## flow/run.sh

```bash
#!/bin/bash
# the make line also repeats each setting of config.mk as NAME=value (left out here)
make -C /OpenROAD-flow-scripts/flow DESIGN_CONFIG=/design/flow/config.mk WORK_HOME=/design/flow/orfs CLKGATE_MAP_FILE= finish
```

## flow/config.mk

```make
export PLATFORM = sky130hd
export DESIGN_NAME = chip_top
export DESIGN_NICKNAME = chip_top
export VERILOG_FILES = /design/flow/design.v
export SDC_FILE = /design/flow/constraint.sdc
export NUM_CORES = 4
export LEC_CHECK = 0
export CAP_MARGIN = 35
export CORE_MARGIN = 2
export CORE_UTILIZATION = 72
export PLACE_DENSITY = 0.67
export SETUP_SLACK_MARGIN = -0.55
export SLEW_MARGIN = 20
```

## flow/constraint.sdc

```tcl
create_clock -name core_clock -period 6.17 [get_ports {clk_i}]
set_input_delay 1.2340 -clock core_clock [delete_from_list [all_inputs] [get_ports {clk_i}]]
set_output_delay 1.2340 -clock core_clock [all_outputs]
set_load 0.01 [all_outputs]
```

## flow/design.v

```verilog
module multiplier #(parameter width_p="inv")
  ( input      [width_p-1:0] a_i
  , input      [width_p-1:0] b_i
  , output [(2*width_p)-1:0] c_o
  );
  assign c_o = a_i * b_i;
endmodule
module chip_top
  ( input          clk_i
  , input          reset_i
  , input          v_i
  , input  [31:0]  a_i
  , input  [31:0]  b_i
  , output         v_o
  , output [63:0]  c_o
  );
  reg        v_r, v_o_r;
  reg [31:0] a_r, b_r;
  reg [63:0] c_r;
  wire [63:0] c_n;
  multiplier #(.width_p(32)) MULT
    (.a_i(a_r)
    ,.b_i(b_r)
    ,.c_o(c_n)
    );
  always @(posedge clk_i) begin
    if (reset_i) begin
      v_r   <= 1'b0;
      v_o_r <= 1'b0;
    end else begin
      v_r   <= v_i;
      v_o_r <= v_r;
    end
    a_r <= a_i;
    b_r <= b_i;
    c_r <= c_n;
  end
  assign v_o = v_o_r;
  assign c_o = c_r;
endmodule
```

==> changes_impl.md, run 1 <==
### Changed

- Initial antenna violation count: 12
- Nets@finish: 5501
- Fin cells: 4956
- Hold-fix buffers, CTS: 0
- Count of library flops with an enable pin: 0
- Die Wd: 227.2 um
- Global route overflow: 0
- Total GRT Usage: 47.02%
- Crit Path Max Fanout: 7
- Final worst slack: -1977 ps
- Startpoint class of the critical path: register
- Period utilization: 132.0%
- H-tree depth: 4
- Crit path time final: 8147 ps
- Synthesized cell area: 35870 um^2
- Area delta synth->final: 22.56%
- Vias per inst: 6.149
- Fmax: 122.7 MHz
- Die Size: 51620 um^2
- Placed Instance Area: 41230 um^2
- Seq/Total Area, Yosys: 7.255%
- Setup crit start: b_r[8]
- Endpoints failing hold: 0
- Clk Latency, worst-skew pair: 520 ps
- Asr flop ratio synth: 0%
- CP Class: reg -> reg
- Compound Share, Synth: 3.788%
- Pre-Repair DR Iteration Count: 8
- Tool Warnings: 31
- Buffers plus inverters on the worst setup path: 7
- Initial DRC count: 3103
- Slew HR: 51.58%
- Final Slew Violations: 0
- Initial core utilization: 73.13%
- Die y size: 227.2 um
- Worst clock skew: 28.46 ps
- Crit path depth: 24
- Per-cell routed wire length: 25.12 um
- HP Class: reg -> reg
- Kind of cell adding the most delay to the critical path: adder cells
- Drc violations: 0
- Count leader, synth: fa_1
- Chip area in the Yosys report: 35870 um^2
- Setup Slack @ Placement: -1577 ps
- Total nets after synthesis: 5050
- R2R depth: 24
- RSZ-0062 raised after global routing: true
- Wire length of the first global-routing pass: 178600 um
- Crit-path max cell delay: 860 ps
- Pin count of the biggest net entering global routing: 24
- Synth area leader: fa_1
- HP Start: v_r
- Netlist cell types: 50
- Top logic family: adder cells
- Row cnt: 81
- Post-synth regs: 130
- Endpoints failing setup: 51
- Via count: 30475
- Post-Syn Instances: 3824
- TritonCTS buffer count: 17
- CORE AREA: 49050 um^2
- I/O pin count: 132
- Worst Path Required: 6590 ps
- Top cells by area: fa_1 (50%), and2_1 (10%), ha_1 (9.2%)
- Yosys Instances: 3824
- Clock Sinks: 130
- Routed Antenna Nets: 0
- Placed Cells: 4838
- Mux frac, synth: 0%
- Worst reg2reg startpoint: b_r[8]
- Area leader share: 50.01%
- Worst r2r dst: c_r[46]
- Top cell by count, worst path: fa_1
- RD Place Congestion: 0.9753
- Clk buf depth: 2
- Design Area, Final: 43960 um^2
- Worst-Margin Slew: 726.3 ps
- Avg Cell Area, Syn: 9.380 um^2
- SO Faults: negative setup slack
- TritonCTS clock tree: done
- DP HPWL: 89580 um
- Clock transition at path regs: 60 ps
- Post-synthesis xor/xnor area fraction: 1.514%
- Fillcell total: 2189
- R2R Setup Slk: -1980 ps
- Worst path slowest cell: fa_1
- Leading register cell type out of synthesis: dfxtp_1
- Post-synth top cells: fa_1 (896), inv_1 (873), and2_1 (599), nand2_1 (471), ha_1 (263)
- CP Capture Type: register
- Crit-path cells: buf_12 > and2_1 > fa_1 > fa_1 > inv_2 > fa_1 > fa_1 > inv_1 > fa_1 > fa_1 > fa_2 > fa_1 > ha_4 > nand4_1 > buf_4 > nor3_2 > a22oi_1 > o211ai_1 > buf_4 > o21ai_4 > buf_4 > o41ai_4 > buf_4 > xor2_1
- Max Cap Viol: 0
- Hold Path Depth: 1
- Hold EP: v_o_r
- Setup TNS: -62460 ps
- Tally of buffers added on design ports: 131
- Yosys warns: 1
- Root cell of the clock tree: clkbuf_16
- Status: finished with violations
- Crit path DAT: 8560 ps
- Routed Wire Length: 124500 um
- CP endpoint: c_r[46]
- Simple-gate portion of the synthesized area: 16.85%
- Vias in the first global route: 34031
- Adders+Majority by Area: 59.18%
[final cells by class]
| type | instances | area [um^2] | area share (%) |
|---|---|---|---|
| Multi-Input combinational cell | 2603 | 30390 | 69.12 |
| Timing Repair Buffer | 650 | 6117 | 13.91 |
| Inverter | 873 | 3277 | 7.454 |
| Sequential cell | 130 | 2736 | 6.224 |
| Tap cell | 664 | 830.8 | 1.890 |
| Clock buffer | 17 | 425.4 | 0.9676 |
| Clock inverter | 14 | 178.9 | 0.4070 |
| Antenna cell | 5 | 12.51 | 0.02846 |
[stage by stage]
stage / util (%) / hold slack, ps
after floorplan: - / 413.8
after global placement: 84.06 / 422.3
after detailed placement: 84.06 / 427.6
after CTS: 87.43 / 441.8
after global routing: 89.62 / 468.8
final: 89.63 / 441.2
[per-layer routing]
layer  wire [um]  global-route usage [%]  vias up
met5         130                       0        -
met4       15720                   46.97       10
met3       14240                   12.11     1189
met2       59300                   77.96     2455
met1       35110                   47.53    14841
li1            -                       -    11980
[timing repair]
item | CTS | global route
pin swaps | 76 | 99
setup buffers | 47 | 57
endpoints found under the setup margin | 41 | 40
gates cloned | 0 | 5
gates resized | 233 | 188
==> run 2: changes to the inputs <==
CAP_MARGIN = 20   (was 35)
CORE_UTILIZATION = 40   (was 72)
PLACE_DENSITY = default   (was 0.67)
SETUP_SLACK_MARGIN = default   (was -0.55)
clock period = 8.56 ns   (was 6.17 ns; I/O delays follow)
==> run 2 against run 1 <==
  * Now clean on timing, DRC and antenna
  * First-iteration DRC count is 59% lower
  * Synthesized area unchanged
  * Critical endpoint is now c_r[52]
  * Non-clock buffer count fell by 363
  * Synthesized cell count did not move
==> changes_impl.md, run 2 <==
### Changed

- Crit path time final: 8340 ps (was 8147 ps)
- Row cnt: 109 (was 81)
- Kind of cell adding the most delay to the critical path: adder cells (unchanged)
- Simple-gate portion of the synthesized area: 16.85% (unchanged)
- Worst reg2reg startpoint: a_r[17] (was b_r[8])
- Area delta synth->final: 10.78% (was 22.56%)
- Top logic family: adder cells (unchanged)
- Final core utilization: 44.83% (was 89.63%)
- Post-synthesis xor/xnor area fraction: 1.514% (unchanged)
- Worst-Margin Slew: 1030 ps (was 726.3 ps)
- Max Cap Viol: 0 (unchanged)
- Seq/Total Area, Yosys: 7.255% (unchanged)
- Tool Warnings: 26 (was 31)
- CP Capture Type: register (unchanged)
- Post_cts resized: 0 (was 233)
- Adders+Majority by Area: 59.18% (unchanged)
- Crit-path cells: buf_4 > buf_4 > nand2_1 > fa_1 > inv_1 > fa_1 > fa_1 > fa_1 > fa_1 > fa_1 > fa_1 > ha_1 > ha_1 > and2_1 > nand3_1 > or4_1 > o41ai_1 > nand2_1 > o41ai_1 > xor2_1 (was buf_12 > and2_1 > fa_1 > fa_1 > inv_2 > fa_1 > fa_1 > inv_1 > fa_1 > fa_1 > fa_2 > fa_1 > ha_4 > nand4_1 > buf_4 > nor3_2 > a22oi_1 > o211ai_1 > buf_4 > o21ai_4 > buf_4 > o41ai_4 > buf_4 > xor2_1)
- Clock Sinks: 130 (unchanged)
- Period utilization: 97.43% (was 132.0%)
- TritonCTS clock tree: done (unchanged)
- Vias per inst: 4.928 (was 6.149)
- Initial antenna violation count: 3 (was 12)
- Hold-fix buffers, CTS: 0 (unchanged)
- Placed Cells: 5058 (was 4838)
- Routed Wire Length: 96210 um (was 124500 um)
- Synth area leader: fa_1 (unchanged)
- Initial DRC count: 1282 (was 3103)
- Via count: 25096 (was 30475)
- Setup crit start: a_r[17] (was b_r[8])
- Die y size: 303.5 um (was 227.2 um)
- Total GRT Usage: 22.38% (was 47.02%)
- Mux frac, synth: 0% (unchanged)
- Crit Path Max Fanout: 15 (was 7)
- Top cell by count, worst path: fa_1 (unchanged)
- Area leader share: 50.01% (unchanged)
- Die Wd: 303.5 um (was 227.2 um)
- Root cell of the clock tree: clkbuf_16 (unchanged)
- Routed Antenna Nets: 0 (unchanged)
- Top cells by area: fa_1 (50%), and2_1 (10%), ha_1 (9.2%) (unchanged)
- Count of library flops with an enable pin: 0 (unchanged)
- Drc violations: 0 (unchanged)
- Total nets after synthesis: 5050 (unchanged)
- DP HPWL: 82140 um (was 89580 um)
- Crit path DAT: 8720 ps (was 8560 ps)
- Tally of buffers added on design ports: 131 (unchanged)
- Setup TNS: 0 ps (was -62460 ps)
- Chip area in the Yosys report: 35870 um^2 (unchanged)
- Pin count of the biggest net entering global routing: 33 (was 24)
- Worst Path Required: 8940 ps (was 6590 ps)
- Clk buf depth: 2 (unchanged)
- HP Start: v_r (unchanged)
- Count leader, synth: fa_1 (unchanged)
- Compound Share, Synth: 3.788% (unchanged)
- Per-cell routed wire length: 18.89 um (was 25.12 um)
- Clock transition at path regs: 80 ps (was 60 ps)
- Buffers plus inverters on the worst setup path: 3 (was 7)
- Synthesized cell area: 35870 um^2 (unchanged)
- H-tree depth: 4 (unchanged)
- Clk Latency, worst-skew pair: 510 ps (was 520 ps)
- Netlist cell types: 50 (unchanged)
- R2R depth: 20 (was 24)
- Die Size: 92090 um^2 (was 51620 um^2)
- Leading register cell type out of synthesis: dfxtp_1 (unchanged)
- RSZ-0062 raised after global routing: false (was true)
- R2R Setup Slk: 220 ps (was -1980 ps)
- Status: no timing/DRC/antenna violations (was finished with violations)
- Fmax: 119.9 MHz (was 122.7 MHz)
- Crit-path max cell delay: 690 ps (was 860 ps)
- Asr flop ratio synth: 0% (unchanged)
- Nets@finish: 5138 (was 5501)
- Worst clock skew: 30.44 ps (was 28.46 ps)
- Yosys Instances: 3824 (unchanged)
- Setup Fix Bufs, Post-CTS: 0 (was 47)
- Fin cells: 5093 (was 4956)
- Post-synth top cells: fa_1 (896), inv_1 (873), and2_1 (599), nand2_1 (471), ha_1 (263) (unchanged)
- HP Class: reg -> reg (unchanged)
- I/O pin count: 132 (unchanged)
- Hold EP: v_o_r (unchanged)
- TritonCTS buffer count: 17 (unchanged)
- Worst path slowest cell: dfxtp_1 (was fa_1)
- Fillcell total: 8605 (was 2189)
- CORE AREA: 88650 um^2 (was 49050 um^2)
- Initial core utilization: 40.46% (was 73.13%)
- RD Place Congestion: 0.9268 (was 0.9753)
- Slew HR: 30.87% (was 51.58%)
- Post-Syn Instances: 3824 (unchanged)
- CP endpoint: c_r[52] (was c_r[46])
- Final Slew Violations: 0 (unchanged)
- Pre-Repair DR Iteration Count: 5 (was 8)
- Vias in the first global route: 27560 (was 34031)
- Avg Cell Area, Syn: 9.380 um^2 (unchanged)
- Hold Path Depth: 1 (unchanged)
- Startpoint class of the critical path: register (unchanged)
- Endpoints failing hold: 0 (unchanged)
- Crit path depth: 20 (was 24)
- Yosys warns: 1 (unchanged)
- Global route overflow: 0 (unchanged)
- CP Class: reg -> reg (unchanged)
- Post-synth regs: 130 (unchanged)
- Endpoints failing setup: 0 (was 51)
- Worst r2r dst: c_r[52] (was c_r[46])
- Wire length of the first global-routing pass: 156700 um (was 178600 um)
==> run 2: metal layers <==
metal | part of all wire, % | vias up | wire length, um | global-route usage [%]
met5 | 0.012 | - | 12 | 0
met4 | 2.6 | 2 | 2482 | 6.629
met3 | 6.3 | 104 | 6040 | 4.355
met2 | 46 | 663 | 44150 | 35.15
met1 | 45 | 13082 | 43520 | 31.46
li1 | - | 11245 | - | -
==> run 2: stage by stage <==
| step | hold WS [ps] | setup slack (ps) | area (um^2) |
|---|---|---|---|
| after floorplan | 413.8 | 1480 | 35870 |
| after global placement | 420.7 | 189.9 | 39140 |
| after detailed placement | 435.3 | 164.3 | 39140 |
| after CTS | 453.4 | 132.9 | 39720 |
| after global routing | 466.2 | 10.88 | 39730 |
| final | 448.1 | 219.6 | 39740 |
==> run 2: cell type report <==
cell class | instances | area, um^2 | share of cell area (%)
antenna | 3 | 7.507 | 0.01889
inverter | 873 | 3277 | 8.246
clock buffer | 17 | 425.4 | 1.071
sequential | 130 | 2604 | 6.552
tap | 1165 | 1458 | 3.668
clock inverter | 15 | 155.1 | 0.3904
timing repair buffer | 287 | 2633 | 6.625
multi-input combinational | 2603 | 29180 | 73.43
==> run 3: changes to the inputs <==
CAP_MARGIN = 30   (was 20)
CORE_UTILIZATION = 72   (was 40)
CTS_CLUSTER_DIAMETER = 28   (was default)
CTS_CLUSTER_SIZE = 32   (was default)
HOLD_SLACK_MARGIN = 0.12   (was default)
MAX_ROUTING_LAYER = met4   (was default)
MIN_ROUTING_LAYER = met1   (was default)
PLACE_DENSITY_LB_ADDON = 0.28   (was default)
SETUP_SLACK_MARGIN = 2.17   (was default)
clock period = 8.26 ns   (was 8.56 ns; I/O delays follow)
==> run 3 against run 2 <==
  * Now fails the layout checks on negative setup slack
  * First-iteration DRC count grew to 3.8 times the previous value
  * Synthesized cell count did not move
  * Clock-buffer cell count rose by 7
  * Flip-flop count is the same
  * Non-clock buffer count grew 188
  * Routed wire length is 45% higher
  * Via count rose by 28%
  * Global-route usage increased by 26 points
  * Sequential share of layout area down 0.054 points
==> changes_impl.md, run 3 <==
### Changed

- Seq/Total Area, Yosys: 7.255% (unchanged)
- TritonCTS clock tree: done (unchanged)
- Fmax: 118.6 MHz (was 119.9 MHz)
- Top cell by count, worst path: fa_1 (unchanged)
- Via count: 32059 (was 25096)
- Hold Path Depth: 1 (unchanged)
- Crit path time final: 8430 ps (was 8340 ps)
- Clk buf depth: 2 (unchanged)
- Chip area in the Yosys report: 35870 um^2 (unchanged)
- Worst path slowest cell: fa_1 (was dfxtp_1)
- Mux frac, synth: 0% (unchanged)
- Leading register cell type out of synthesis: dfxtp_1 (unchanged)
- Pre-Repair DR Iteration Count: 10 (was 5)
- Die y size: 227.2 um (was 303.5 um)
- Crit-path max cell delay: 980 ps (was 690 ps)
- Root cell of the clock tree: clkbuf_16 (unchanged)
- Crit path depth: 25 (was 20)
- Adders+Majority by Area: 59.18% (unchanged)
- Synthesized cell area: 35870 um^2 (unchanged)
- Asr flop ratio synth: 0% (unchanged)
- RSZ-0062 raised after global routing: true (was false)
- SO Faults: negative setup slack
- Post-synth regs: 130 (unchanged)
- Yosys warns: 1 (unchanged)
- Simple-gate portion of the synthesized area: 16.85% (unchanged)
- Vias per inst: 6.673 (was 4.928)
- Placed Instance Area: 38220 um^2 (was 39140 um^2)
- Drc violations: 0 (unchanged)
- Worst reg2reg startpoint: a_r[14] (was a_r[17])
- Slew HR: 50.39% (was 30.87%)
- Setup crit start: a_r[14] (was a_r[17])
- Period utilization: 102.1% (was 97.43%)
- Routed Antenna Nets: 0 (unchanged)
- Nets@finish: 5326 (was 5138)
- Top cells by area: fa_1 (50%), and2_1 (10%), ha_1 (9.2%) (unchanged)
- Startpoint class of the critical path: register (unchanged)
- Worst Path Required: 8660 ps (was 8940 ps)
- Post-synth top cells: fa_1 (896), inv_1 (873), and2_1 (599), nand2_1 (471), ha_1 (263) (unchanged)
- Hold-fix buffers, CTS: 0 (unchanged)
- H-tree depth: 4 (unchanged)
- Die Size: 51620 um^2 (was 92090 um^2)
- Initial antenna violation count: 18 (was 3)
- Worst r2r dst: c_r[57] (was c_r[52])
- Worst clock skew: 28.01 ps (was 30.44 ps)
- Synth area leader: fa_1 (unchanged)
- Post-Syn Instances: 3824 (unchanged)
- Per-cell routed wire length: 29.01 um (was 18.89 um)
- Tally of buffers added on design ports: 131 (unchanged)
- Crit Path Max Fanout: 4 (was 15)
- Final worst slack: -170.0 ps (was 219.6 ps)
- Area leader share: 50.01% (unchanged)
- Crit path DAT: 8830 ps (was 8720 ps)
- Final Slew Violations: 0 (unchanged)
- Hold EP: v_o_r (unchanged)
- Die Wd: 227.2 um (was 303.5 um)
- Area delta synth->final: 20.13% (was 10.78%)
- Compound Share, Synth: 3.788% (unchanged)
- HP Class: reg -> reg (unchanged)
- Netlist cell types: 50 (unchanged)
- I/O pin count: 132 (unchanged)
- R2R Setup Slk: -170 ps (was 220 ps)
- Status: finished with violations (was no timing/DRC/antenna violations)
- Clock Sinks: 130 (unchanged)
- Endpoints failing hold: 0 (unchanged)
- CP endpoint: c_r[57] (was c_r[52])
- Buffers plus inverters on the worst setup path: 6 (was 3)
- Avg Cell Area, Syn: 9.380 um^2 (unchanged)
- Row cnt: 81 (was 109)
- Routed Wire Length: 139400 um (was 96210 um)
- Total nets after synthesis: 5050 (unchanged)
- Global route overflow: 0 (unchanged)
- RD Place Congestion: 0.9824 (was 0.9268)
- Max Cap Viol: 0 (unchanged)
- Clock transition at path regs: 60 ps (was 80 ps)
- CORE AREA: 49050 um^2 (was 88650 um^2)
- Pin count of the biggest net entering global routing: 33 (unchanged)
- Count leader, synth: fa_1 (unchanged)
- Met3 Use GR: 20.39% (was 4.355%)
- Total GRT Usage: 48.43% (was 22.38%)
- Post-synthesis xor/xnor area fraction: 1.514% (unchanged)
- CP Capture Type: register (unchanged)
- Grt met2 use: 71.31% (was 35.15%)
- Yosys Instances: 3824 (unchanged)
- HP Start: v_r (unchanged)
- Kind of cell adding the most delay to the critical path: adder cells (unchanged)
- R2R depth: 25 (was 20)
- Final core utilization: 87.85% (was 44.83%)
- TritonCTS buffer count: 17 (unchanged)
- Top Usage Layer GRT: met2 (unchanged)
- Endpoints failing setup: 9 (was 0)
- Tool Warnings: 30 (was 26)
- Worst-Margin Slew: 744.1 ps (was 1030 ps)
- DP HPWL: 80150 um (was 82140 um)
- Clk Latency, worst-skew pair: 530 ps (was 510 ps)
- Met1 Resource Use GR: 54.40% (was 31.46%)
- Wire length of the first global-routing pass: 177900 um (was 156700 um)
- Initial core utilization: 73.13% (was 40.46%)
- Design Area, Final: 43090 um^2 (was 39740 um^2)
- CP Class: reg -> reg (unchanged)
- Vias in the first global route: 32034 (was 27560)
- Count of library flops with an enable pin: 0 (unchanged)
- Top logic family: adder cells (unchanged)
- Initial DRC count: 4848 (was 1282)
run 3: stage by stage:
step / worst slack [ps] / hold WS, ps / instances / TNS [ps]
after CTS: 1048 / 455.6 / 4667 / 0
after global routing: -191.3 / 467.9 / 4796 / -1214
final: -170.0 / 452.8 / 4804 / -636.3
after floorplan: 1577 / 413.8 / 3824 / 0
after global placement: 334.7 / 429.3 / 4512 / 0
after detailed placement: 169.1 / 448.6 / 4513 / 0
run 3: final cells by class:
class                   instances  area (um^2)
clock inverters                 5        30.03
flip-flops and latches        130         2800
well taps                     664        830.8
clock buffers                  24        491.7
repair buffers                475         4748
diodes                         30        75.07
multi-input cells            2603        30840
fillers                      2061         5962
inverters                     873         3277
run 3: per-layer routing:
metal	part of all wire, %	routed length (um)
met1	29	40330
met2	42	58480
met3	18	24460
met4	12	16090
met5	0	0
run 3: repair_timing:
item,CTS,global route
setup buffers,119,104
resized,382,184
gates cloned,6,3
setup endpoints to repair,54,50
pin swaps,92,116
==> run 4: changes to the inputs <==
CAP_MARGIN = 0   (was 30)
CTS_CLUSTER_DIAMETER = default   (was 28)
CTS_CLUSTER_SIZE = default   (was 32)
HOLD_SLACK_MARGIN = default   (was 0.12)
MAX_ROUTING_LAYER = default   (was met4)
MIN_ROUTING_LAYER = default   (was met1)
PLACE_DENSITY_LB_ADDON = default   (was 0.28)
SETUP_SLACK_MARGIN = -0.03   (was 2.17)
clock period = 7.02 ns   (was 8.26 ns; I/O delays follow)
==> run 4 against run 3 <==
  * Largest cell class unchanged
  * Final area shrank 0.95%
  * Die size is the same
  * Still fails the layout checks on negative setup slack
  * Critical path depth grew 1
  * Utilization shrank 0.83 points
  * Synthesized area is the same
==> changes_impl.md, run 4 <==
### Changed

- Status: finished with violations (unchanged)
- SO Faults: negative setup slack (unchanged)
- Final worst slack: -547.3 ps (was -170.0 ps)
- Max Cap Viol: 0 (unchanged)
- Compound Share, Synth: 3.788% (unchanged)
- H-tree depth: 4 (unchanged)
- CP Class: reg -> reg (unchanged)
- Post-synth regs: 130 (unchanged)
- Period utilization: 107.8% (was 102.1%)
- Post-synth top cells: fa_1 (896), inv_1 (873), and2_1 (599), nand2_1 (471), ha_1 (263) (unchanged)
- Worst-Margin Slew: 694.7 ps (was 744.1 ps)
- CP Capture Type: register (unchanged)
- Post-synthesis xor/xnor area fraction: 1.514% (unchanged)
- Crit path DAT: 7940 ps (was 8830 ps)
- Final core utilization: 87.01% (was 87.85%)
- Tool Warnings: 30 (unchanged)
- Fmax: 132.1 MHz (was 118.6 MHz)
- Setup crit start: b_r[8] (was a_r[14])
- Clk Latency, worst-skew pair: 500 ps (was 530 ps)
- Vias in the first global route: 32793 (was 32034)
- Drc violations: 0 (unchanged)
- Worst clock skew: 22.57 ps (was 28.01 ps)
- DP HPWL: 87880 um (was 80150 um)
- Nets@finish: 5409 (was 5326)
- Crit path depth: 26 (was 25)
- Routed Wire Length: 115700 um (was 139400 um)
- Clock Sinks: 130 (unchanged)
- Asr flop ratio synth: 0% (unchanged)
- Mux frac, synth: 0% (unchanged)
- Leading register cell type out of synthesis: dfxtp_1 (unchanged)
- Top logic family: adder cells (unchanged)
- Global route overflow: 0 (unchanged)
- Hold EP: v_o_r (unchanged)
- Simple-gate portion of the synthesized area: 16.85% (unchanged)
- Netlist cell types: 50 (unchanged)
- RD Place Congestion: 0.9705 (was 0.9824)
- RSZ-0062 raised after global routing: true (unchanged)
- Initial antenna violation count: 12 (was 18)
- Synthesized cell area: 35870 um^2 (unchanged)
- Root cell of the clock tree: clkbuf_16 (unchanged)
- Crit path time final: 7567 ps (was 8430 ps)
- Pre-Repair DR Iteration Count: 6 (was 10)
- Worst Path Required: 7390 ps (was 8660 ps)
- Worst path slowest cell: fa_2 (was fa_1)
- Setup Slack @ Placement: -690.9 ps (was 169.1 ps)
- Adders+Majority by Area: 59.18% (unchanged)
- Tally of buffers added on design ports: 131 (unchanged)
- Initial core utilization: 73.13% (unchanged)
- Endpoints failing setup: 29 (was 9)
- Endpoints failing hold: 0 (unchanged)
- Pin count of the biggest net entering global routing: 33 (unchanged)
- Synth area leader: fa_1 (unchanged)
- Vias per inst: 6.032 (was 6.673)
- Crit Path Max Fanout: 7 (was 4)
- Row cnt: 81 (unchanged)
- Initial DRC count: 2859 (was 4848)
- Area leader share: 50.01% (unchanged)
- Post-Syn Instances: 3824 (unchanged)
- Wire length of the first global-routing pass: 173200 um (was 177900 um)
- Buffers plus inverters on the worst setup path: 7 (was 6)
- Worst r2r dst: c_r[60] (was c_r[57])
- Top cells by area: fa_1 (50%), and2_1 (10%), ha_1 (9.2%) (unchanged)
- Hold Path Depth: 1 (unchanged)
- R2R Setup Slk: -550 ps (was -170 ps)
- Die Size: 51620 um^2 (unchanged)
- Yosys Instances: 3824 (unchanged)
- Slew HR: 53.26% (was 50.39%)
- Avg Cell Area, Syn: 9.380 um^2 (unchanged)
- Clk buf depth: 2 (unchanged)
- Yosys warns: 1 (unchanged)
- Via count: 29340 (was 32059)
- Count leader, synth: fa_1 (unchanged)
- Per-cell routed wire length: 23.80 um (was 29.01 um)
- Seq/Total Area, Yosys: 7.255% (unchanged)
- Final Slew Violations: 0 (unchanged)
- R2R depth: 26 (was 25)
- Top cell by count, worst path: fa_1 (unchanged)
- Die Wd: 227.2 um (unchanged)
- Crit-path max cell delay: 600 ps (was 980 ps)
- Total nets after synthesis: 5050 (unchanged)
- Kind of cell adding the most delay to the critical path: adder cells (unchanged)
- CORE AREA: 49050 um^2 (unchanged)
- Count of library flops with an enable pin: 0 (unchanged)
- Area delta synth->final: 18.99% (was 20.13%)
- HP Start: v_r (unchanged)
- Routed Antenna Nets: 0 (unchanged)
- TritonCTS buffer count: 17 (unchanged)
- Chip area in the Yosys report: 35870 um^2 (unchanged)
- I/O pin count: 132 (unchanged)
- Worst reg2reg startpoint: b_r[8] (was a_r[14])
- Die y size: 227.2 um (unchanged)
- Startpoint class of the critical path: register (unchanged)
- Clock transition at path regs: 60 ps (about the same)
- Hold-fix buffers, CTS: 0 (unchanged)
- Total GRT Usage: 45.32% (was 48.43%)
- HP Class: reg -> reg (unchanged)
- TritonCTS clock tree: done (unchanged)
- CP endpoint: c_r[60] (was c_r[57])
[run 4: per-stage QoR]
stage	TNS [ps]	hold WS, ps	cell area, um^2	std cells
floorplan	-26.92	413.8	35870	3824
global placement	-8741	424.2	40370	4764
detailed placement	-10820	434.0	40370	4764
CTS	-1368	455.5	41900	4826
global route	-16050	468.1	42680	4863
finish	-9154	445.2	42680	4864
[run 4: area by class of cell]
class	instances	area, um^2
repair buffers	558	5167
fillers	2444	6371
multi-input cells	2603	30130
clock inverters	8	105.1
inverters	873	3277
diodes	7	17.52
clock buffers	21	460.4
flip-flops and latches	130	2698
well taps	664	830.8
[run 4: what timing repair did]
action | CTS | global route
cloned | 2 | 2
setup endpoints to repair | 34 | 36
resized | 197 | 128
pin swaps | 129 | 94
buffers inserted | 34 | 29
[run 4: layer usage]
metal | share of wire, % | global-route usage [%] | vias to the layer above
li1 | - | - | 11797
met1 | 31 | 49.48 | 14516
met2 | 48 | 73.99 | 2134
met3 | 11 | 10.80 | 891
met4 | 11 | 40.59 | 2
met5 | 0.011 | 0 | -
==> run 5: changes to the inputs <==
CAP_MARGIN = 20   (was 0)
CORE_UTILIZATION = 60   (was 72)
SETUP_SLACK_MARGIN = 1.39   (was -0.03)
clock period = 5.2 ns   (was 7.02 ns; I/O delays follow)
==> run 5 against run 4 <==
  * Still fails the layout checks on negative setup slack
  * Clock-buffer cell count decreased by 2
==> changes_impl.md, run 5 <==
### Changed

- Row cnt: 89 (was 81)
- Met3 Use GR: 4.041% (was 10.80%)
- Fin cells: 5108 (was 4864)
- Worst-Margin Slew: 568.2 ps (was 694.7 ps)
- RD Place Congestion: 0.9273 (was 0.9705)
- R2R depth: 23 (was 26)
- Hold-fix buffers, CTS: 0 (unchanged)
- Adders+Majority by Area: 59.18% (unchanged)
- Crit-path max cell delay: 600 ps (about the same)
- Vias per inst: 5.507 (was 6.032)
- Area leader share: 50.01% (unchanged)
- Nets@finish: 5548 (was 5409)
- Tally of buffers added on design ports: 131 (unchanged)
- Buffers plus inverters on the worst setup path: 6 (was 7)
- Max Cap Viol: 0 (unchanged)
- Area delta synth->final: 26.36% (was 18.99%)
- Initial core utilization: 60.78% (was 73.13%)
- Period utilization: 139.4% (was 107.8%)
- Placed Instance Area: 41730 um^2 (was 40370 um^2)
- Clk buf depth: 2 (unchanged)
- Avg Cell Area, Syn: 9.380 um^2 (unchanged)
- Routed Wire Length: 108300 um (was 115700 um)
- DP HPWL: 87890 um (was 87880 um)
- Seq/Total Area, Yosys: 7.255% (unchanged)
- CP Capture Type: register (unchanged)
- Crit Path Max Fanout: 8 (was 7)
- HP Start: v_r (unchanged)
- Compound Share, Synth: 3.788% (unchanged)
- Worst path slowest cell: fa_1 (was fa_2)
- Crit path DAT: 7650 ps (was 7940 ps)
- Slew HR: 61.72% (was 53.26%)
- Wire length of the first global-routing pass: 170600 um (was 173200 um)
- Final Slew Violations: 0 (unchanged)
- Post-synth top cells: fa_1 (896), inv_1 (873), and2_1 (599), nand2_1 (471), ha_1 (263) (unchanged)
- Initial antenna violation count: 1 (was 12)
- Clock Sinks: 130 (unchanged)
- Top cells by area: fa_1 (50%), and2_1 (10%), ha_1 (9.2%) (unchanged)
- Worst r2r dst: c_r[50] (was c_r[60])
- Kind of cell adding the most delay to the critical path: adder cells (unchanged)
- Crit path time final: 7248 ps (was 7567 ps)
- CORE AREA: 59020 um^2 (was 49050 um^2)
- Setup TNS: -84740 ps (was -9154 ps)
- Status: finished with violations (unchanged)
- Clock transition at path regs: 70 ps (was 60 ps)
- CP endpoint: c_r[50] (was c_r[60])
- Total nets after synthesis: 5050 (unchanged)
- Routed Antenna Nets: 0 (unchanged)
- Post-Syn Instances: 3824 (unchanged)
- Worst Path Required: 5600 ps (was 7390 ps)
- Design Area, Final: 45330 um^2 (was 42680 um^2)
- Per-cell routed wire length: 21.20 um (was 23.80 um)
- Top cell by count, worst path: fa_1 (unchanged)
- Synth area leader: fa_1 (unchanged)
- Chip area in the Yosys report: 35870 um^2 (unchanged)
- Vias in the first global route: 31783 (was 32793)
- Startpoint class of the critical path: register (unchanged)
- Initial DRC count: 1799 (was 2859)
- Yosys warns: 1 (unchanged)
- Post-synthesis xor/xnor area fraction: 1.514% (unchanged)
- Ant. Diodes: 0 (was 7)
- Worst clock skew: 22.73 ps (was 22.57 ps)
- Crit path depth: 23 (was 26)
- Total GRT Usage: 36.03% (was 45.32%)
- Hold Path Depth: 1 (unchanged)
- H-tree depth: 4 (unchanged)
- Setup Slack @ Placement: -2259 ps (was -690.9 ps)
- Top logic family: adder cells (unchanged)
- Setup crit start: a_r[17] (was b_r[8])
- Leading register cell type out of synthesis: dfxtp_1 (unchanged)
- Crit-path cells: buf_12 > buf_6 > buf_8 > and2_4 > fa_1 > inv_2 > fa_1 > fa_1 > fa_1 > inv_1 > fa_2 > fa_1 > fa_2 > fa_1 > ha_4 > nand4_1 > nor4_2 > inv_1 > a211oi_4 > o21ai_4 > o41ai_2 > a211oi_1 > xnor2_1
- Yosys Instances: 3824 (unchanged)
- Count leader, synth: fa_1 (unchanged)
- SO Faults: negative setup slack (unchanged)
- HP Class: reg -> reg (unchanged)
- Pin count of the biggest net entering global routing: 23 (was 33)
- Mux frac, synth: 0% (unchanged)
- Top Usage Layer GRT: met2 (unchanged)
- Grt met2 use: 65.07% (was 73.99%)
- Via count: 28128 (was 29340)
- Count of library flops with an enable pin: 0 (unchanged)
- Met1 Resource Use GR: 39.65% (was 49.48%)
- Die y size: 248.5 um (was 227.2 um)
- Pre-Repair DR Iteration Count: 8 (was 6)
- CP Class: reg -> reg (unchanged)
- R2R Setup Slk: -2050 ps (was -550 ps)
- Placed Cells: 4977 (was 4764)
- Clk Latency, worst-skew pair: 520 ps (was 500 ps)
- Asr flop ratio synth: 0% (unchanged)
- TritonCTS clock tree: done (unchanged)
- Endpoints failing setup: 55 (was 29)
- Synthesized cell area: 35870 um^2 (unchanged)
- Tool Warnings: 31 (was 30)
- Final worst slack: -2048 ps (was -547.3 ps)
- Die Size: 61760 um^2 (was 51620 um^2)
- Drc violations: 0 (unchanged)
- Endpoints failing hold: 0 (unchanged)
- I/O pin count: 132 (unchanged)
- Simple-gate portion of the synthesized area: 16.85% (unchanged)
- Hold EP: v_o_r (unchanged)
- Worst reg2reg startpoint: a_r[17] (was b_r[8])
- Netlist cell types: 50 (unchanged)
- Fmax: 138.0 MHz (was 132.1 MHz)
- Global route overflow: 0 (unchanged)
- TritonCTS buffer count: 17 (unchanged)
- Post-synth regs: 130 (unchanged)
- Root cell of the clock tree: clkbuf_16 (unchanged)
- RSZ-0062 raised after global routing: true (unchanged)
- Die Wd: 248.5 um (was 227.2 um)
==> run 5: layout make-up <==
cell class / count / area (um^2)
fill: 3972 / 13690
clock buffer: 19 / 452.9
sequential: 130 / 2703
inverter: 873 / 3277
multi-input combinational: 2603 / 31030
tap: 773 / 967.2
clock inverter: 13 / 172.7
timing repair buffer: 697 / 6726
==> run 5: what timing repair did <==
action	4_1_cts	5_1_grt
pin swaps	140	150
setup buffers	67	29
endpoints found under the setup margin	59	59
gates resized	368	131
gates cloned	3	0
==> run 5: layer usage <==
layer / share of wire, % / vias up
met5: 0 / -
met4: 8.6 / 0
met3: 4.3 / 432
met2: 53 / 1071
met1: 34 / 14547
li1: - / 12078
==> run 5: stage by stage <==
step           util (%)  hold WS, ps
2_1_floorplan         -        413.8
3_3_place_gp      70.71        424.6
3_5_place_dp      70.71        427.1
4_1_cts           75.47        446.2
5_1_grt           76.80        458.1
6_report          76.80        440.7
==> run 6: changes to the inputs <==
CORE_UTILIZATION = 72   (was 60)
CTS_CLUSTER_DIAMETER = 330   (was default)
CTS_CLUSTER_SIZE = 97   (was default)
SETUP_SLACK_MARGIN = default   (was 1.39)
clock period = 4.06 ns   (was 5.2 ns; I/O delays follow)
==> run 6 against run 5 <==
  * The flow now stops in global routing
  * Die size decreased by 16%
  * Synthesized area unchanged
  * Synthesized cell count unchanged
==> changes_impl.md, run 6 <==
### Changed

- Mux frac, synth: 0% (unchanged)
- Die Size: 51620 um^2 (was 61760 um^2)
- Netlist cell types: 50 (unchanged)
- Chip area in the Yosys report: 35870 um^2 (unchanged)
- Last stage: global routing
- Top logic family: adder cells (unchanged)
- TritonCTS buffer count: 17 (unchanged)
- Error msg: [ERROR GRT-0232] Routing congestion too high. Check the congestion heatmap in the GUI.
- DP HPWL: 90280 um (was 87890 um)
- Post-synth regs: 130 (unchanged)
- Global route overflow: 388
- Placed Instance Area: 41860 um^2 (was 41730 um^2)
- Simple-gate portion of the synthesized area: 16.85% (unchanged)
- Leading register cell type out of synthesis: dfxtp_1 (unchanged)
- Total nets after synthesis: 5050 (unchanged)
- Die Wd: 227.2 um (was 248.5 um)
- Synth area leader: fa_1 (unchanged)
- Count leader, synth: fa_1 (unchanged)
- Area leader share: 50.01% (unchanged)
- Tally of buffers added on design ports: 131 (unchanged)
- Status: did not finish (was finished with violations)
- Clock Sinks: 130 (unchanged)
- Hold-fix buffers, CTS: 0 (unchanged)
- Yosys warns: 1 (unchanged)
- Adders+Majority by Area: 59.18% (unchanged)
- Post-synthesis xor/xnor area fraction: 1.514% (unchanged)
- Clk buf depth: 2 (unchanged)
- Yosys Instances: 3824 (unchanged)
- Placed Cells: 4893 (was 4977)
- Synthesized cell area: 35870 um^2 (unchanged)
- Asr flop ratio synth: 0% (unchanged)
- Die y size: 227.2 um (was 248.5 um)
- Root cell of the clock tree: clkbuf_16 (unchanged)
- Top cells by area: fa_1 (50%), and2_1 (10%), ha_1 (9.2%) (unchanged)
- RD Place Congestion: 0.9679 (was 0.9273)
- Post-Syn Instances: 3824 (unchanged)
- Row cnt: 81 (was 89)
- Seq/Total Area, Yosys: 7.255% (unchanged)
- Post-synth top cells: fa_1 (896), inv_1 (873), and2_1 (599), nand2_1 (471), ha_1 (263) (unchanged)
- CORE AREA: 49050 um^2 (was 59020 um^2)
- Compound Share, Synth: 3.788% (unchanged)
- I/O pin count: 132 (unchanged)
- Total GRT Usage: 84.50%
- Initial core utilization: 73.13% (was 60.78%)
- Avg Cell Area, Syn: 9.380 um^2 (unchanged)
- H-tree depth: 4 (unchanged)
- Count of library flops with an enable pin: 0 (unchanged)
[run 6: repair_timing]
item / 4_1_cts
setup buffers: 82
cloned: 3
pin swaps: 179
endpoints found under the setup margin: 58
gates resized: 336
[run 6: per-stage QoR]
stage	worst slack (ps)	setup TNS [ps]
after global placement	-3349	-149260
after floorplan	-2623	-111900
after CTS	-3101	-145520
after detailed placement	-3407	-153280
[run 6: per-layer routing]
| metal | GRT overflow | GRT usage (%) |
|---|---|---|
| met1 | 17 | 82.44 |
| met2 | 192 | 96.38 |
| met3 | 35 | 75.34 |
| met4 | 140 | 83.96 |
| met5 | 4 | 61.39 |
==> run 7: changes to the inputs <==
ABC_AREA = 1   (was default)
CELL_PAD_IN_SITES_GLOBAL_PLACEMENT = 1   (was default)
CORE_ASPECT_RATIO = 1.37   (was default)
CORE_UTILIZATION = 47   (was 72)
CTS_CLUSTER_DIAMETER = 235   (was 330)
CTS_CLUSTER_SIZE = 96   (was 97)
HOLD_SLACK_MARGIN = 0.3   (was default)
SLEW_MARGIN = 0   (was 20)
TNS_END_PERCENT = 25   (was default)
clock period = 7.5 ns   (was 4.06 ns; I/O delays follow)
==> run 7 against run 6 <==
  * The run now finishes clean
  * Synthesized cell count rose by 33%
  * Synthesized area rose by 7.8%
  * Die size rose by 64%
==> changes_impl.md, run 7 <==
### Changed

- Count of library flops with an enable pin: 0 (unchanged)
- Area leader share: 46.37% (was 50.01%)
- Post-synth regs: 130 (unchanged)
- Crit path DAT: 7570 ps
- Compound Share, Synth: 0.8507% (was 3.788%)
- H-tree depth: 4 (unchanged)
- Setup Slack @ Placement: 274.7 ps (was -3407 ps)
- Count leader, synth: inv_1 (was fa_1)
- Pin count of the biggest net entering global routing: 33
- Routed Wire Length: 117300 um
- Period utilization: 95.31%
- Wire length of the first global-routing pass: 187200 um
- Seq/Total Area, Yosys: 6.728% (was 7.255%)
- Tally of buffers added on design ports: 131 (unchanged)
- Setup crit start: b_r[11]
- Routed Antenna Nets: 0
- CP Class: reg -> reg
- Synthesized cell area: 38680 um^2 (was 35870 um^2)
- Crit path time final: 7148 ps
- Post-Syn Instances: 5089 (was 3824)
- Top logic family: adder cells (unchanged)
- Yosys Instances: 5089 (was 3824)
- DP HPWL: 100300 um (was 90280 um)
- Fillcell total: 8249
- Initial antenna violation count: 1
- Area delta synth->final: 9.685%
- Die y size: 339.8 um (was 227.2 um)
- Leading register cell type out of synthesis: dfxtp_1 (unchanged)
- Endpoints failing setup: 0
- Total nets after synthesis: 6315 (was 5050)
- RSZ-0062 raised after global routing: false
- Tool Warnings: 28
- Kind of cell adding the most delay to the critical path: adder cells
- Worst r2r dst: c_r[63]
- Drc violations: 0
- CP Capture Type: register
- Initial DRC count: 1666
- Row cnt: 123 (was 81)
- Clk buf depth: 2 (unchanged)
- Crit-path max cell delay: 870 ps
- Crit-path cells: nand2_1 > fa_1 > inv_1 > fa_1 > inv_1 > fa_1 > inv_1 > fa_1 > fa_1 > fa_1 > fa_1 > inv_1 > fa_1 > inv_1 > ha_1 > nand2_1 > nor2_1 > inv_2 > nor2_2 > nand2_1 > nor3_2 > nand2_1 > nand3_1 > nand2_1
- Clk Latency, worst-skew pair: 540 ps
- Final core utilization: 51.82%
- Hold Path Depth: 2
- Via count: 29613
- TritonCTS buffer count: 17 (unchanged)
- Fmax: 139.9 MHz
- Clock transition at path regs: 80 ps
- Crit path depth: 24
- Pre-Repair DR Iteration Count: 6
- Avg Cell Area, Syn: 7.601 um^2 (was 9.380 um^2)
- Asr flop ratio synth: 0% (unchanged)
- Endpoints failing hold: 0
- Die Wd: 249.1 um (was 227.2 um)
- Per-cell routed wire length: 18.72 um
- Synth area leader: fa_1 (unchanged)
- Vias in the first global route: 32256
- CORE AREA: 81870 um^2 (was 49050 um^2)
- Simple-gate portion of the synthesized area: 18.02% (was 16.85%)
- Initial core utilization: 47.24% (was 73.13%)
- Final Slew Violations: 0
- Worst reg2reg startpoint: b_r[11]
- Root cell of the clock tree: clkbuf_16 (unchanged)
- R2R Setup Slk: 350 ps
- Die Size: 84640 um^2 (was 51620 um^2)
- TritonCTS clock tree: done
- Top cells by area: fa_1 (46%), inv_1 (17%), nand2_1 (15%) (was fa_1 (50%), and2_1 (10%), ha_1 (9.2%))
- Adders+Majority by Area: 54.88% (was 59.18%)
- Slew HR: 44.38%
- Top cell by count, worst path: fa_1
- Mux frac, synth: 0% (unchanged)
- Crit Path Max Fanout: 16
- Worst-Margin Slew: 833.2 ps
- Netlist cell types: 23 (was 50)
- Setup TNS: 0 ps
- Post-synth top cells: inv_1 (1728), nand2_1 (1568), fa_1 (896), ha_1 (263), clkbuf_1 (192) (was fa_1 (896), inv_1 (873), and2_1 (599), nand2_1 (471), ha_1 (263))
- CP endpoint: c_r[63]
- Worst Path Required: 7930 ps
- Global route overflow: 0
- Nets@finish: 6410
- Status: no timing/DRC/antenna violations (was did not finish)
- RD Place Congestion: 0.8883 (was 0.9679)
- Vias per inst: 4.726
- Final worst slack: 351.7 ps
- Worst clock skew: 24.67 ps
- R2R depth: 24
- Worst path slowest cell: dfxtp_1
- Max Cap Viol: 0
- HP Start: v_r
- I/O pin count: 132 (unchanged)
- Post-synthesis xor/xnor area fraction: 0.8152% (was 1.514%)
- Total GRT Usage: 29.48%
- Hold-fix buffers, CTS: 0 (unchanged)
- Buffers plus inverters on the worst setup path: 6
- Chip area in the Yosys report: 38680 um^2 (was 35870 um^2)
- HP Class: reg -> reg
- Hold EP: v_o_r
- Clock Sinks: 130 (unchanged)
- Yosys warns: 1 (unchanged)
- Startpoint class of the critical path: register
## run 7: per-layer routing
layer,part of all wire [%],up-vias,track usage (%),wire (um)
met5,0,-,0,0
met1,41,14867,36.80,48410
met3,3.3,148,3.198,3901
met4,3.4,0,10.14,4017
li1,-,14028,-,-
met2,52,570,53.10,60940
## run 7: what timing repair did
item | CTS | global route
resized | 0 | 2
endpoints found under the hold margin | 0 | 0
setup buffers | 0 | 0
setup endpoints to repair | 0 | 36
## run 7: area by class of cell
class / count / area (um^2) / share of cell area, %
timing repair buffer: 268 / 2515 / 5.928
inverter: 1735 / 6513 / 15.35
sequential: 130 / 2605 / 6.140
clock inverter: 15 / 177.7 / 0.4188
multi-input combinational: 3032 / 28840 / 67.99
clock buffer: 17 / 425.4 / 1.003
tap: 1062 / 1329 / 3.132
antenna: 7 / 17.52 / 0.04129
## run 7: metrics by stage
| stage | area [um^2] | instances | hold WS, ps |
|---|---|---|---|
| after detailed placement | 41800 | 6227 | 403.9 |
| after global placement | 41800 | 6227 | 394.7 |
| after floorplan | 38680 | 5089 | 388.3 |
| final | 42430 | 6266 | 410.4 |
| after global routing | 42420 | 6265 | 431.7 |
| after CTS | 42410 | 6259 | 416.7 |
==> run 8: changes to the inputs <==
ABC_AREA = default   (was 1)
CELL_PAD_IN_SITES_GLOBAL_PLACEMENT = default   (was 1)
CORE_ASPECT_RATIO = default   (was 1.37)
CORE_UTILIZATION = 70   (was 47)
CTS_CLUSTER_DIAMETER = default   (was 235)
CTS_CLUSTER_SIZE = 41   (was 96)
HOLD_SLACK_MARGIN = default   (was 0.3)
SETUP_SLACK_MARGIN = 1.22   (was default)
SLEW_MARGIN = 20   (was 0)
TNS_END_PERCENT = default   (was 25)
clock period = 7.01 ns   (was 7.5 ns; I/O delays follow)
==> run 8 against run 7 <==
  * The layout now fails its checks (negative setup slack)
  * Routed wire length is 2.4% higher
  * Critical path type unchanged
  * Global-route usage up 15 points
  * Synthesized cell count shrank 25%
  * Highest routed layer is now met5
  * Clock-buffer cell count is 1 higher
  * Final area is 2.8% higher
==> changes_impl.md, run 8 <==
### Changed

- Status: finished with violations (was no timing/DRC/antenna violations)
- SO Faults: negative setup slack
- Vias per inst: 6.059 (was 4.726)
- Post-Syn Instances: 3824 (was 5089)
- Crit path time final: 7874 ps (was 7148 ps)
- Synthesized cell area: 35870 um^2 (was 38680 um^2)
- Hold EP: v_o_r (unchanged)
- Setup TNS: -15320 ps (was 0 ps)
- Tally of buffers added on design ports: 131 (unchanged)
- Crit path DAT: 8270 ps (was 7570 ps)
- Initial core utilization: 71.21% (was 47.24%)
- Worst Hold Slack: 460.7 ps (was 410.4 ps)
- TritonCTS clock tree: done (unchanged)
- Top logic family: adder cells (unchanged)
- Routed Antenna Nets: 0 (unchanged)
- Root cell of the clock tree: clkbuf_16 (unchanged)
- DP HPWL: 85870 um (was 100300 um)
- Mux frac, synth: 0% (unchanged)
- Drc violations: 0 (unchanged)
- TritonCTS buffer count: 17 (unchanged)
- Worst path slowest cell: fa_2 (was dfxtp_1)
- CP Capture Type: register (unchanged)
- Fmax: 127.0 MHz (was 139.9 MHz)
- Clock transition at path regs: 70 ps (was 80 ps)
- Pre-Repair DR Iteration Count: 7 (was 6)
- CORE AREA: 50380 um^2 (was 81870 um^2)
- Max Cap Viol: 0 (unchanged)
- Worst clock skew: 14.36 ps (was 24.67 ps)
- Asr flop ratio synth: 0% (unchanged)
- Post-synthesis xor/xnor area fraction: 1.514% (was 0.8152%)
- Total GRT Usage: 44.27% (was 29.48%)
- CP Class: reg -> reg (unchanged)
- Top cell by count, worst path: fa_1 (unchanged)
- Die y size: 230.4 um (was 339.8 um)
- Post-synth regs: 130 (unchanged)
- Fillcell total: 2544 (was 8249)
- Simple-gate portion of the synthesized area: 16.85% (was 18.02%)
- Netlist cell types: 50 (was 23)
- Die Size: 53070 um^2 (was 84640 um^2)
- Pin count of the biggest net entering global routing: 33 (unchanged)
- Period utilization: 112.3% (was 95.31%)
- Crit path depth: 24 (unchanged)
- Die Wd: 230.4 um (was 249.1 um)
- Total nets after synthesis: 5050 (was 6315)
- Worst Path Required: 7410 ps (was 7930 ps)
- Vias in the first global route: 32660 (was 32256)
- Nets@finish: 5400 (was 6410)
- Hold Path Depth: 1 (was 2)
- Yosys Instances: 3824 (was 5089)
- Post-synth top cells: fa_1 (896), inv_1 (873), and2_1 (599), nand2_1 (471), ha_1 (263) (was inv_1 (1728), nand2_1 (1568), fa_1 (896), ha_1 (263), clkbuf_1 (192))
- Adders+Majority by Area: 59.18% (was 54.88%)
- Compound Share, Synth: 3.788% (was 0.8507%)
- Setup crit start: a_r[15] (was b_r[11])
- Crit-path cells: buf_12 > buf_6 > buf_6 > and2_4 > fa_1 > inv_2 > fa_2 > fa_1 > fa_1 > inv_1 > fa_1 > fa_1 > fa_1 > fa_2 > ha_4 > nand4_1 > nor4_2 > inv_1 > a211oi_4 > o21ai_2 > o21a_2 > o211ai_1 > a31oi_1 > xnor2_1 (was nand2_1 > fa_1 > inv_1 > fa_1 > inv_1 > fa_1 > inv_1 > fa_1 > fa_1 > fa_1 > fa_1 > inv_1 > fa_1 > inv_1 > ha_1 > nand2_1 > nor2_1 > inv_2 > nor2_2 > nand2_1 > nor3_2 > nand2_1 > nand3_1 > nand2_1)
- Avg Cell Area, Syn: 9.380 um^2 (was 7.601 um^2)
- R2R Setup Slk: -860 ps (was 350 ps)
- Clock Sinks: 130 (unchanged)
- Clk buf depth: 2 (unchanged)
- CP endpoint: c_r[60] (was c_r[63])
- I/O pin count: 132 (unchanged)
- Tool Warnings: 31 (was 28)
- Leading register cell type out of synthesis: dfxtp_1 (unchanged)
- Initial DRC count: 2733 (was 1666)
- Worst reg2reg startpoint: a_r[15] (was b_r[11])
- Seq. cell area: 2691 um^2 (was 2605 um^2)
- Area delta synth->final: 21.61% (was 9.685%)
- HP Class: reg -> reg (unchanged)
- Worst-Margin Slew: 789.8 ps (was 833.2 ps)
- Endpoints failing hold: 0 (unchanged)
- Worst r2r dst: c_r[60] (was c_r[63])
- Count of library flops with an enable pin: 0 (unchanged)
- Endpoints failing setup: 38 (was 0)
- Count leader, synth: fa_1 (was inv_1)
- Chip area in the Yosys report: 35870 um^2 (was 38680 um^2)
- Area leader share: 50.01% (was 46.37%)
- Wire length of the first global-routing pass: 175100 um (was 187200 um)
- RSZ-0062 raised after global routing: true (was false)
- Comb gate area: 30700 um^2 (was 28840 um^2)
- Hold-fix buffers, CTS: 0 (unchanged)
- Global route overflow: 0 (unchanged)
- Initial antenna violation count: 8 (was 1)
- Seq/Total Area, Yosys: 7.255% (was 6.728%)
- Crit Path Max Fanout: 7 (was 16)
- Per-cell routed wire length: 24.70 um (was 18.72 um)
- Kind of cell adding the most delay to the critical path: adder cells (unchanged)
- Buffers plus inverters on the worst setup path: 6 (unchanged)
- RD Place Congestion: 0.9897 (was 0.8883)
- Final Slew Violations: 0 (unchanged)
- Routed Wire Length: 120100 um (was 117300 um)
- Clk Latency, worst-skew pair: 510 ps (was 540 ps)
- HP Start: v_r (unchanged)
- Slew HR: 46.79% (was 44.38%)
- Top cells by area: fa_1 (50%), and2_1 (10%), ha_1 (9.2%) (was fa_1 (46%), inv_1 (17%), nand2_1 (15%))
- Row cnt: 82 (was 123)
- Crit-path max cell delay: 600 ps (was 870 ps)
- R2R depth: 24 (unchanged)
- Synth area leader: fa_1 (unchanged)
- Startpoint class of the critical path: register (unchanged)
- H-tree depth: 4 (unchanged)
- Final worst slack: -864.4 ps (was 351.7 ps)
- Via count: 29471 (was 29613)
- Yosys warns: 1 (unchanged)
run 8: cell type report:
| type | instances | share of cell area (%) |
|---|---|---|
| multi-input cells | 2603 | 70.37 |
| repair buffers | 549 | 12.56 |
| inverters | 873 | 7.512 |
| flip-flops and latches | 130 | 6.170 |
| well taps | 672 | 1.927 |
| clock buffers | 18 | 1.007 |
| clock inverters | 13 | 0.4216 |
| diodes | 6 | 0.03442 |
run 8: timing repair:
item / in CTS / in global routing
resized: 318 / 144
setup buffers: 55 / 30
hold endpoints to repair: 0 / 0
pin swaps: 166 / 81
endpoints found under the setup margin: 53 / 54
gates cloned: 3 / 1
run 8: per-stage QoR:
step / std cells / setup WS, ps / utilization (%) / cell area [um^2]
after global routing: 4860 / -987.8 / 86.58 / 43610
after floorplan: 3824 / 326.9 / - / 36300
final: 4864 / -864.4 / 86.60 / 43620
after detailed placement: 4738 / -534.4 / 80.01 / 40300
after global placement: 4738 / -516.0 / 80.01 / 40300
after CTS: 4827 / -203.6 / 84.91 / 42770
run 8: per-layer routing:
metal / vias up / wire [um] / GRT usage, %
met5: - / 12 / 0
met4: 2 / 13590 / 39.13
met3: 858 / 12630 / 10.80
met2: 2073 / 57450 / 73.69
met1: 14755 / 36440 / 47.02
li1: 11783 / - / -
==> run 9: changes to the inputs <==
CAP_MARGIN = 15   (was 20)
CTS_CLUSTER_SIZE = 39   (was 41)
SETUP_SLACK_MARGIN = default   (was 1.22)
clock period = 6.23 ns   (was 7.01 ns; I/O delays follow)
==> run 9 against run 8 <==
  * Still fails the layout checks on negative setup slack
  * Die size unchanged
  * Hold slack worse by 15 ps
  * Synthesized cell count did not move
  * Utilization increased by 1.4 points
  * Synthesized area did not move
  * Critical endpoint is now c_r[62]
==> changes_impl.md, run 9 <==
### Changed

- Worst reg2reg startpoint: a_r[19] (was a_r[15])
- Compound Share, Synth: 3.788% (unchanged)
- Worst Path Required: 6620 ps (was 7410 ps)
- Slew HR: 39.94% (was 46.79%)
- Tally of buffers added on design ports: 131 (unchanged)
- Top cell by count, worst path: fa_1 (unchanged)
- Design Area, Final: 44330 um^2 (was 43620 um^2)
- Worst r2r dst: c_r[62] (was c_r[60])
- Worst-Margin Slew: 891.5 ps (was 789.8 ps)
- Simple-gate portion of the synthesized area: 16.85% (unchanged)
- Crit Path Max Fanout: 8 (was 7)
- TritonCTS clock tree: done (unchanged)
- I/O pin count: 132 (unchanged)
- Worst path slowest cell: o21ai_0 (was fa_2)
- Synth area leader: fa_1 (unchanged)
- Die Wd: 230.4 um (unchanged)
- Final worst slack: -1627 ps (was -864.4 ps)
- Post-synthesis xor/xnor area fraction: 1.514% (unchanged)
- Avg Cell Area, Syn: 9.380 um^2 (unchanged)
- Die y size: 230.4 um (unchanged)
- Tool Warnings: 31 (unchanged)
- Top logic family: adder cells (unchanged)
- R2R depth: 24 (unchanged)
- Total GRT Usage: 44.70% (was 44.27%)
- H-tree depth: 4 (unchanged)
- Fmax: 127.3 MHz (was 127.0 MHz)
- Yosys warns: 1 (unchanged)
- Root cell of the clock tree: clkbuf_16 (unchanged)
- Post-synth top cells: fa_1 (896), inv_1 (873), and2_1 (599), nand2_1 (471), ha_1 (263) (unchanged)
- Area leader share: 50.01% (unchanged)
- R2R Setup Slk: -1630 ps (was -860 ps)
- RSZ-0062 raised after global routing: true (unchanged)
- Top cells by area: fa_1 (50%), and2_1 (10%), ha_1 (9.2%) (unchanged)
- Chip area in the Yosys report: 35870 um^2 (unchanged)
- Routed Antenna Nets: 0 (unchanged)
- Initial core utilization: 71.21% (unchanged)
- Endpoints failing setup: 52 (was 38)
- Pre-Repair DR Iteration Count: 10 (was 7)
- Routed Wire Length: 119300 um (was 120100 um)
- Final Slew Violations: 0 (unchanged)
- Via count: 29725 (was 29471)
- HP Start: v_r (unchanged)
- Yosys Instances: 3824 (unchanged)
- Clk buf depth: 2 (unchanged)
- Initial DRC count: 2912 (was 2733)
- Fillcell total: 2394 (was 2544)
- TritonCTS buffer count: 17 (unchanged)
- Buffers plus inverters on the worst setup path: 5 (was 6)
- CP Class: reg -> reg (unchanged)
- Post-Syn Instances: 3824 (unchanged)
- Hold Path Depth: 1 (unchanged)
- Asr flop ratio synth: 0% (unchanged)
- CP endpoint: c_r[62] (was c_r[60])
- Count leader, synth: fa_1 (unchanged)
- DP HPWL: 89050 um (was 85870 um)
- Crit path time final: 7857 ps (was 7874 ps)
- Clock Sinks: 130 (unchanged)
- Crit-path cells: buf_12 > buf_4 > and2_1 > fa_1 > fa_1 > fa_1 > inv_1 > fa_1 > inv_1 > fa_1 > fa_1 > fa_1 > fa_1 > ha_1 > buf_4 > nand2_1 > o21ai_0 > a22oi_1 > o211ai_1 > o21ai_2 > o21a_2 > o21ai_2 > o211ai_1 > xnor2_1 (was buf_12 > buf_6 > buf_6 > and2_4 > fa_1 > inv_2 > fa_2 > fa_1 > fa_1 > inv_1 > fa_1 > fa_1 > fa_1 > fa_2 > ha_4 > nand4_1 > nor4_2 > inv_1 > a211oi_4 > o21ai_2 > o21a_2 > o211ai_1 > a31oi_1 > xnor2_1)
- Max Cap Viol: 0 (unchanged)
- Setup TNS: -56210 ps (was -15320 ps)
- Endpoints failing hold: 0 (unchanged)
- Crit path DAT: 8240 ps (was 8270 ps)
- Adders+Majority by Area: 59.18% (unchanged)
- CORE AREA: 50380 um^2 (unchanged)
- Hold-fix buffers, CTS: 0 (unchanged)
- Period utilization: 126.1% (was 112.3%)
- Crit path depth: 24 (unchanged)
- Vias in the first global route: 33272 (was 32660)
- Clk Latency, worst-skew pair: 520 ps (was 510 ps)
- Count of library flops with an enable pin: 0 (unchanged)
- Status: finished with violations (unchanged)
- SO Faults: negative setup slack (unchanged)
- Initial antenna violation count: 9 (was 8)
- Wire length of the first global-routing pass: 177900 um (was 175100 um)
- Post-synth regs: 130 (unchanged)
- Netlist cell types: 50 (unchanged)
- Kind of cell adding the most delay to the critical path: adder cells (unchanged)
- Global route overflow: 0 (unchanged)
- Die Size: 53070 um^2 (unchanged)
- Nets@finish: 5487 (was 5400)
- Mux frac, synth: 0% (unchanged)
- Total nets after synthesis: 5050 (unchanged)
- Startpoint class of the critical path: register (unchanged)
- RD Place Congestion: 0.9530 (was 0.9897)
- Drc violations: 0 (unchanged)
- Per-cell routed wire length: 24.08 um (was 24.70 um)
- Synthesized cell area: 35870 um^2 (unchanged)
- Final core utilization: 87.99% (was 86.60%)
- Clock transition at path regs: 60 ps (was 70 ps)
- Vias per inst: 6.000 (was 6.059)
- Setup Slack @ Placement: -1428 ps (was -534.4 ps)
- Row cnt: 82 (unchanged)
- Pin count of the biggest net entering global routing: 23 (was 33)
- Setup crit start: a_r[19] (was a_r[15])
- Worst clock skew: 22.86 ps (was 14.36 ps)
- Leading register cell type out of synthesis: dfxtp_1 (unchanged)
- Placed Instance Area: 41050 um^2 (was 40300 um^2)
- CP Capture Type: register (unchanged)
- Crit-path max cell delay: 710 ps (was 600 ps)
- Hold EP: v_o_r (unchanged)
- Area delta synth->final: 23.57% (was 21.61%)
- HP Class: reg -> reg (unchanged)
- Seq/Total Area, Yosys: 7.255% (unchanged)
==> run 9: final cells by class <==
type | count | area, um^2 | area share, %
inverters | 873 | 3277 | 7.393
repair buffers | 636 | 6162 | 13.90
well taps | 672 | 840.8 | 1.897
multi-input cells | 2603 | 30720 | 69.31
clock buffers | 19 | 432.9 | 0.9767
flip-flops and latches | 130 | 2685 | 6.058
diodes | 9 | 22.52 | 0.05081
clock inverters | 12 | 182.7 | 0.4121
==> run 9: per-stage QoR <==
stage                     hold WS, ps  cells
after floorplan                 413.8   3824
after global placement          418.8   4831
after detailed placement        437.3   4831
after CTS                       450.7   4927
after global routing            476.0   4945
final                           445.7   4954
==> run 9: metal layers <==
metal	up-vias	track usage, %	routed length, um
met5	-	0	85
met4	8	37.82	13830
met1	14737	48.22	36340
met2	2090	74.40	57420
met3	937	10.91	11590
li1	11953	-	-
==> run 9: repair_timing <==
item | 4_1_cts | 5_1_grt
gates resized | 310 | 160
setup buffers | 67 | 30
cloned | 2 | 1
endpoints found under the setup margin | 48 | 49
hold endpoints to repair | 0 | 0
pin swaps | 150 | 130
